Setup of job 4738:
## LASER
module LASER (
input CLK,
input RST,
input [3:0] X,
input [3:0] Y,
output reg [3:0] C1X,
output reg [3:0] C1Y,
output reg [3:0] C2X,
output reg [3:0] C2Y,
output reg DONE);
parameter LFSR_WIDTH = 10;
parameter [LFSR_WIDTH-1:0] threshold = 10'd150;
reg [LFSR_WIDTH-1:0] q;  
wire feedback;  
assign feedback = q[9] ^ q[6];
always @(posedge CLK) begin
    if (RST)
        q <= 10'h1;  
    else
        q <= {q[LFSR_WIDTH-2:0], feedback};  
end
wire [3:0] step;
assign step = (q[5])? 4'b0001: 4'b0010;   
reg [1:0] current_state;
reg [1:0] next_state;
parameter  INIT = 0;
parameter READ = 1;
parameter WALK = 2;
parameter OUTPUT = 3;
reg [5:0] cover_prev;  
reg [5:0] cover_current;  
reg [5:0] cover_max;  
reg [5:0] cnt;  
reg [3:0] corX [39:0];  
reg [3:0] corY [39:0];
reg [3:0] x1, y1, x2, y2;  
reg [3:0] tmpX1, tmpY1, tmpX2, tmpY2; 
reg [3:0] dx1, dy1, dx2, dy2;
reg [19:0] round;  
parameter MAX_ROUND = 20'd2000;
parameter [5:0] LAST = 6'd41;  
always @(posedge CLK) begin
  if (current_state == INIT) begin
    corX[cnt] <= X;
    corY[cnt] <= Y;
  end
  if (current_state == READ || next_state == READ) begin
    corX[cnt] <= X;
    corY[cnt] <= Y;
  end
end
always @(*) begin
  if (cnt == 6'd0 || cnt == LAST || next_state == READ || RST) begin
    dx1 = 4'd0; dy1 = 4'd0;
    dx2 = 4'd0; dy2 = 4'd0;
  end
  else if (next_state == WALK) begin
    dx1 = (tmpX1 > corX[cnt-6'd1])? tmpX1 - corX[cnt-6'd1] : corX[cnt-6'd1] - tmpX1;
    dy1 = (tmpY1 > corY[cnt-6'd1])? tmpY1 - corY[cnt-6'd1] : corY[cnt-6'd1] - tmpY1;
    dx2 = (tmpX2 > corX[cnt-6'd1])? tmpX2 - corX[cnt-6'd1] : corX[cnt-6'd1] - tmpX2;
    dy2 = (tmpY2 > corY[cnt-6'd1])? tmpY2 - corY[cnt-6'd1] : corY[cnt-6'd1] - tmpY2;
  end
  else begin
    dx1 = 4'd0; dy1 = 4'd0;
    dx2 = 4'd0; dy2 = 4'd0;
  end
end
always @(posedge CLK) begin
  if (RST)
    current_state <= INIT;
  else
    current_state <= next_state;
end
always @(*) begin
  case (current_state)
    INIT:
      next_state = (RST)? INIT: READ;
    READ:
      next_state = (cnt == 6'd39)? WALK: READ;
    WALK:  
      next_state = (round == MAX_ROUND)? OUTPUT: WALK;
    OUTPUT:
      next_state = INIT;
    default:
      next_state = INIT;
  endcase
end
always @(posedge CLK) begin
  if (RST)
    round <= 0;
  ...
Size: ~19000 um^2 of cells after synthesis.
Settings: LEC_CHECK=0, CAP_MARGIN=0, CORE_MARGIN=2, CORE_UTILIZATION=68, HOLD_SLACK_MARGIN=-0.09, SLEW_MARGIN=20; clock period 4.0 ns.
run.sh (not shown) runs the stock make flow with config.mk's settings and CLKGATE_MAP_FILE=.
Ran to the end and failed final checks on negative setup slack: job 4738.
Here is what was changed in the inputs of job 1335 compared with job 4738.
==> flow/config.mk <==
export PLATFORM = sky130hd
export DESIGN_NAME = LASER
export DESIGN_NICKNAME = LASER
export VERILOG_FILES = /design/flow/design.v
export SDC_FILE = /design/flow/constraint.sdc
export NUM_CORES = 4
export LEC_CHECK = 0
export CAP_MARGIN = 20
export CORE_MARGIN = 2
export CORE_UTILIZATION = 62
export CTS_CLUSTER_SIZE = 98
export SLEW_MARGIN = 20
==> flow/constraint.sdc <==
create_clock -name core_clock -period 7.48 [get_ports {CLK}]
set_input_delay 1.4960 -clock core_clock [delete_from_list [all_inputs] [get_ports {CLK}]]
set_output_delay 1.4960 -clock core_clock [all_outputs]
set_load 0.01 [all_outputs]
When the final numbers for job 4738 and job 1335 were put side by side, the area of the multi-input gates turned out to be smaller in job 1335. Having completed the whole flow, job 1335 delivered a layout that passed the timing, design-rule and antenna checks. Compared with job 4738, job 1335 shows a lower global-route usage. Length of the first detailed-routing pass in iterations: job 1335 vs job 4738 down 2. Job 1335 ended up with a higher clock network contribution to total cell area than job 4738 did. In the metrics for job 4738 and job 1335, the one carrying the lower total met3 wirelength after detailed routing is job 1335.
The following lists how job 8302 was set up differently from job 1335:
==> flow/config.mk <==
export PLATFORM = sky130hd
export DESIGN_NAME = LASER
export DESIGN_NICKNAME = LASER
export VERILOG_FILES = /design/flow/design.v
export SDC_FILE = /design/flow/constraint.sdc
export NUM_CORES = 4
export LEC_CHECK = 0
export ABC_AREA = 1
export CAP_MARGIN = 20
export CORE_MARGIN = 2
export CORE_UTILIZATION = 72
export CTS_CLUSTER_DIAMETER = 393
export SLEW_MARGIN = 20
==> flow/constraint.sdc <==
create_clock -name core_clock -period 3.73 [get_ports {CLK}]
set_input_delay 0.7460 -clock core_clock [delete_from_list [all_inputs] [get_ports {CLK}]]
set_output_delay 0.7460 -clock core_clock [all_outputs]
set_load 0.01 [all_outputs]
--- outcome ---
Job 1335 and job 8302: one clean run, job 1335; the rest did not finish clean.
Status job 8302: flow complete, layout not clean - negative setup slack
The mean cell area of the mapped netlist of job 8302 falls short of that of job 1335 by 27%.
NOTE count of plain and timing-repair buffers job 1335->job 8302 increased by more than 100%
Job 8302 vs. job 1335: instance count after placement with tap cells included went up by 688.
Changes observed in job 8302 relative to job 1335: met2 wire length now larger; total cell area reported by yosys after synthesis now larger; synthesized cell count now larger; worst setup skew after layout now larger.
Of job 1335 and job 8302, the lower relative contribution of combinational cells to total power belongs to job 1335.
Against job 1335, job 8302 comes in 3000 um^2 higher on post-route cell area.
When job 8302 is set beside job 1335, its clock-net power turns out to be about 100% larger.
> inputs changed (job 8302 -> job 9362)
==> flow/config.mk <==
export PLATFORM = sky130hd
export DESIGN_NAME = LASER
export DESIGN_NICKNAME = LASER
export VERILOG_FILES = /design/flow/design.v
export SDC_FILE = /design/flow/constraint.sdc
export NUM_CORES = 4
export LEC_CHECK = 0
export CAP_MARGIN = 20
export CORE_MARGIN = 2
export CORE_UTILIZATION = 72
export CTS_CLUSTER_DIAMETER = 362
export PLACE_DENSITY_LB_ADDON = 0.0
export SETUP_SLACK_MARGIN = -0.35
export SLEW_MARGIN = 20
==> flow/constraint.sdc <==
create_clock -name core_clock -period 4.45 [get_ports {CLK}]
set_input_delay 0.8900 -clock core_clock [delete_from_list [all_inputs] [get_ports {CLK}]]
set_output_delay 0.8900 -clock core_clock [all_outputs]
set_load 0.01 [all_outputs]
Notes after the runs:
Status job 9362: flow complete, layout not clean - negative setup slack. Of job 9362 and job 8302, job 8302 shows the higher final critical-path share of the clock period, with job 9362 below it. Shortest period the worst path allows: job 9362 worse than job 8302. Between job 8302 and job 9362, the cell count went down. Portion of total power attributed to the clock network was higher in the run labelled job 9362.


The RTL this note starts from:
==> flow/design.v <==
module LASER (
input CLK,
input RST,
input [3:0] X,
input [3:0] Y,
output reg [3:0] C1X,
output reg [3:0] C1Y,
output reg [3:0] C2X,
output reg [3:0] C2Y,
output reg DONE);
parameter LFSR_WIDTH = 10;
parameter [LFSR_WIDTH-1:0] threshold = 10'd150;
reg [LFSR_WIDTH-1:0] q;  
wire feedback;  
assign feedback = q[9] ^ q[6];
always @(posedge CLK) begin
    if (RST)
        q <= 10'h1;  
    else
        q <= {q[LFSR_WIDTH-2:0], feedback};  
end
wire [3:0] step;
assign step = (q[5])? 4'b0001: 4'b0010;   
reg [1:0] current_state;
reg [1:0] next_state;
parameter  INIT = 0;
parameter READ = 1;
parameter WALK = 2;
parameter OUTPUT = 3;
reg [5:0] cover_prev;  
reg [5:0] cover_current;  
reg [5:0] cover_max;  
reg [5:0] cnt;  
reg [3:0] corX [39:0];  
reg [3:0] corY [39:0];
reg [3:0] x1, y1, x2, y2;  
reg [3:0] tmpX1, tmpY1, tmpX2, tmpY2; 
reg [3:0] dx1, dy1, dx2, dy2;
reg [19:0] round;  
parameter MAX_ROUND = 20'd2000;
parameter [5:0] LAST = 6'd41;  
always @(posedge CLK) begin
  if (current_state == INIT) begin
    corX[cnt] <= X;
    corY[cnt] <= Y;
  end
  if (current_state == READ || next_state == READ) begin
    corX[cnt] <= X;
    corY[cnt] <= Y;
  end
end
always @(*) begin
  if (cnt == 6'd0 || cnt == LAST || next_state == READ || RST) begin
    dx1 = 4'd0; dy1 = 4'd0;
    dx2 = 4'd0; dy2 = 4'd0;
  end
  else if (next_state == WALK) begin
    dx1 = (tmpX1 > corX[cnt-6'd1])? tmpX1 - corX[cnt-6'd1] : corX[cnt-6'd1] - tmpX1;
    dy1 = (tmpY1 > corY[cnt-6'd1])? tmpY1 - corY[cnt-6'd1] : corY[cnt-6'd1] - tmpY1;
    dx2 = (tmpX2 > corX[cnt-6'd1])? tmpX2 - corX[cnt-6'd1] : corX[cnt-6'd1] - tmpX2;
    dy2 = (tmpY2 > corY[cnt-6'd1])? tmpY2 - corY[cnt-6'd1] : corY[cnt-6'd1] - tmpY2;
  end
  else begin
    dx1 = 4'd0; dy1 = 4'd0;
    dx2 = 4'd0; dy2 = 4'd0;
  end
end
always @(posedge CLK) begin
  if (RST)
    current_state <= INIT;
  else
    current_state <= next_state;
end
always @(*) begin
  case (current_state)
    INIT:
      next_state = (RST)? INIT: READ;
    READ:
      next_state = (cnt == 6'd39)? WALK: READ;
    WALK:  
      next_state = (round == MAX_ROUND)? OUTPUT: WALK;
    OUTPUT:
      next_state = INIT;
    default:
      next_state = INIT;
  endcase
end
always @(posedge CLK) begin
  if (RST)
    round <= 0;
  else if (current_state == OUTPUT)
    round <= 0;
  else if (current_state == WALK) begin
    if (cnt == LAST)
      round <= round + 1;
  end
end
always @(posedge CLK) begin
  if (RST) begin
    tmpX2 <= 4'd7; 
  end
  else if (current_state == OUTPUT) begin
    tmpX2 <= 4'd7;
  end
  else if (current_state == WALK && cnt == 6'd0) begin  
    if (q[5]) tmpX2 <= (x2+step < 16)? x2+step : 15; 
    else      tmpX2 <= (x2 > step) ? x2-step : 0;  
  end
end
always @(posedge CLK) begin
  if (RST) begin
    tmpY2 <= 4'd7;
  end
  else if (current_state == OUTPUT) begin
    tmpY2 <= 4'd7;
  end
  else if (current_state == WALK && cnt == 6'd0) begin  
    if (q[9]) tmpY2 <= (y2+step < 16)? y2+step : 15;
    else      tmpY2 <= (y2 > step)? y2-step : 0;  
  end
end
always @(posedge CLK) begin
  if (RST) begin
    tmpX1 <= 4'd7;
  end
  else if (current_state == OUTPUT) begin
    tmpX1 <= 4'd7;
  end
  else if (current_state == WALK && cnt == 6'd0) begin  
    if (q[0]) tmpX1 <= (x1+step < 16)? x1+step : 15;  
    else      tmpX1 <= (x1 > step)? x1-step : 0; 
  end
end
always @(posedge CLK) begin
  if (RST) begin
    tmpY1 <= 4'd7;
  end
  else if (current_state == OUTPUT) begin
    tmpY1 <= 4'd7;
  end
  else if (current_state == WALK && cnt == 6'd0) begin  
    if (q[3]) tmpY1 <= (y1+step < 16)? y1+step : 15; 
    else      tmpY1 <= (y1 > step)? y1-step : 0;  
  end
end
always @(posedge CLK) begin
  if (RST) begin
    x1 <= 4'd0; y1 <= 4'd0;
    x2 <= 4'd8; y2 <= 4'd8;
  end
  else if (current_state == OUTPUT) begin
    x1 <= 4'd0; y1 <= 4'd0;
    x2 <= 4'd8; y2 <= 4'd8;
  end
  else if (current_state == WALK) begin
    if (cnt == LAST) begin
      if(cover_current > cover_prev) begin
        x1 <= tmpX1; y1 <= tmpY1;
        x2 <= tmpX2; y2 <= tmpY2;
      end
      else begin  
        if (q < threshold) begin  
          x1 <= tmpX1; y1 <= tmpY1;
          x2 <= tmpX2; y2 <= tmpY2;
        end
      end
    end
  end
end
always @(posedge CLK) begin
  if (RST)
    cover_prev <= 6'd0;
  else if (current_state == OUTPUT)
    cover_prev <= 6'd0;
  else if (current_state == WALK) begin
    if(cnt == LAST) begin  
      if(cover_current > cover_prev)
        cover_prev <= cover_current;
      else begin  
        if (q < threshold)   
          cover_prev <= cover_current;
      end
    end
  end
end
always @(posedge CLK) begin
  if(RST)
    cover_current <= 6'd0;
  else if(next_state == OUTPUT)   
    cover_current <= 6'd0;
  else if(current_state == WALK) begin
    if(cnt > 0) begin
      if (cnt == LAST)
        cover_current <= 6'd0;
      else begin
        cover_current <= cover_current +
        ((dx1 + dy1 <= 4) || (dx1 == 3 && dy1 == 2) || (dx1 == 2 && dy1 == 3) ||
         (dx2 + dy2 <= 4) || (dx2 == 3 && dy2 == 2) || (dx2 == 2 && dy2 == 3));        
      end
    end
    else 
      cover_current <= 6'd0;
  end
  else
    cover_current <= 6'd0;
end
always @(posedge CLK) begin
  if(RST)
    cover_max <= 6'd0;
  else if(current_state == WALK) begin
    if(cnt == LAST) begin  
      if(cover_current > cover_max)
        cover_max <= cover_current;
    end
  end
  else if(current_state == OUTPUT)
    cover_max <= 0;
  else
    cover_max <= 0;
end
always @(posedge CLK) begin
  if (RST)
    cnt <= 0;
  else if (current_state == OUTPUT || next_state == OUTPUT)
    cnt <= 0;
  else if (next_state == READ)  
    cnt <= cnt + 1;
  else if (current_state == WALK) begin
      cnt <= (cnt == LAST)? 0: cnt+1;
  end
  else
    cnt <= 0;
end
always @(posedge CLK) begin
  if (RST) begin
    C1X <= 4'd7; C1Y <= 4'd7;
    C2X <= 4'd7; C2Y <= 4'd7;
  end
  else if (current_state == WALK) begin
    if(cnt == LAST) begin
      if(cover_current > cover_max) begin
        C1X <= tmpX1; C1Y <= tmpY1;
        C2X <= tmpX2; C2Y <= tmpY2;
      end
    end
  end
end
always @(posedge CLK) begin
  if(RST)
    DONE <= 1'b0;
  else if (next_state == OUTPUT)
    DONE <= 1'b1;
  else
    DONE <= 1'b0;
end
endmodule
==> flow/config.mk <==
export PLATFORM = sky130hd
export DESIGN_NAME = LASER
export DESIGN_NICKNAME = LASER
export VERILOG_FILES = /design/flow/design.v
export SDC_FILE = /design/flow/constraint.sdc
export NUM_CORES = 4
export LEC_CHECK = 0
export CAP_MARGIN = 20
export CORE_MARGIN = 2
export CORE_UTILIZATION = 28
export SLEW_MARGIN = 20
==> flow/constraint.sdc <==
create_clock -name core_clock -period 7.48 [get_ports {CLK}]
set_input_delay 1.4960 -clock core_clock [delete_from_list [all_inputs] [get_ports {CLK}]]
set_output_delay 1.4960 -clock core_clock [all_outputs]
set_load 0.01 [all_outputs]
The first run finished clean.
Change:
Settings changed: ABC_AREA set to 0, CORE_UTILIZATION 28 to 71, CTS_CLUSTER_SIZE set to 98, GPL_TIMING_DRIVEN set to 0, SETUP_SLACK_MARGIN set to 0.8.
Clock period 7.48 ns to 6.0 ns, I/O delays scaled along.
Effect:
- The changed run completed and failed the layout checks on negative setup slack
- via count is higher by 11%
- design area goes down by 1.7%
- worst setup slack degrades by 1.1 ns
- non-clock buffer count goes up by 65
- power rises by 20%
- count of clock-buffer cells in the layout increases by 4
- clock skew rose by 0.0043 ns
- fmax goes up by 5.4%
- sequential power climbs by 25%
- register-to-register slack degrades by 1.1 ns
Change:
Settings changed: ABC_AREA 0 to 1, CORE_UTILIZATION 71 to 70, CTS_CLUSTER_SIZE 98 to not set, GPL_TIMING_DRIVEN 0 to not set, SETUP_SLACK_MARGIN 0.8 to not set.
Clock period 6.0 ns to 4.74 ns, I/O delays scaled along.
Result: The new run finished but fails on negative setup slack. Sequential share of layout area falls by 4.7 points. Cell area rises by 9.6%. Synthesized cell count rises by 41%. Area after synthesis rises by 2.9%. Combinational power rises by 65%. Sequential power rises by 26%. Global-route usage falls by 2.6 points. Setup slack improves by 0.11 ns. Wire length rises by 7.3%. Cell count rises by 35%.
Power and IR drop assume default switching activity.
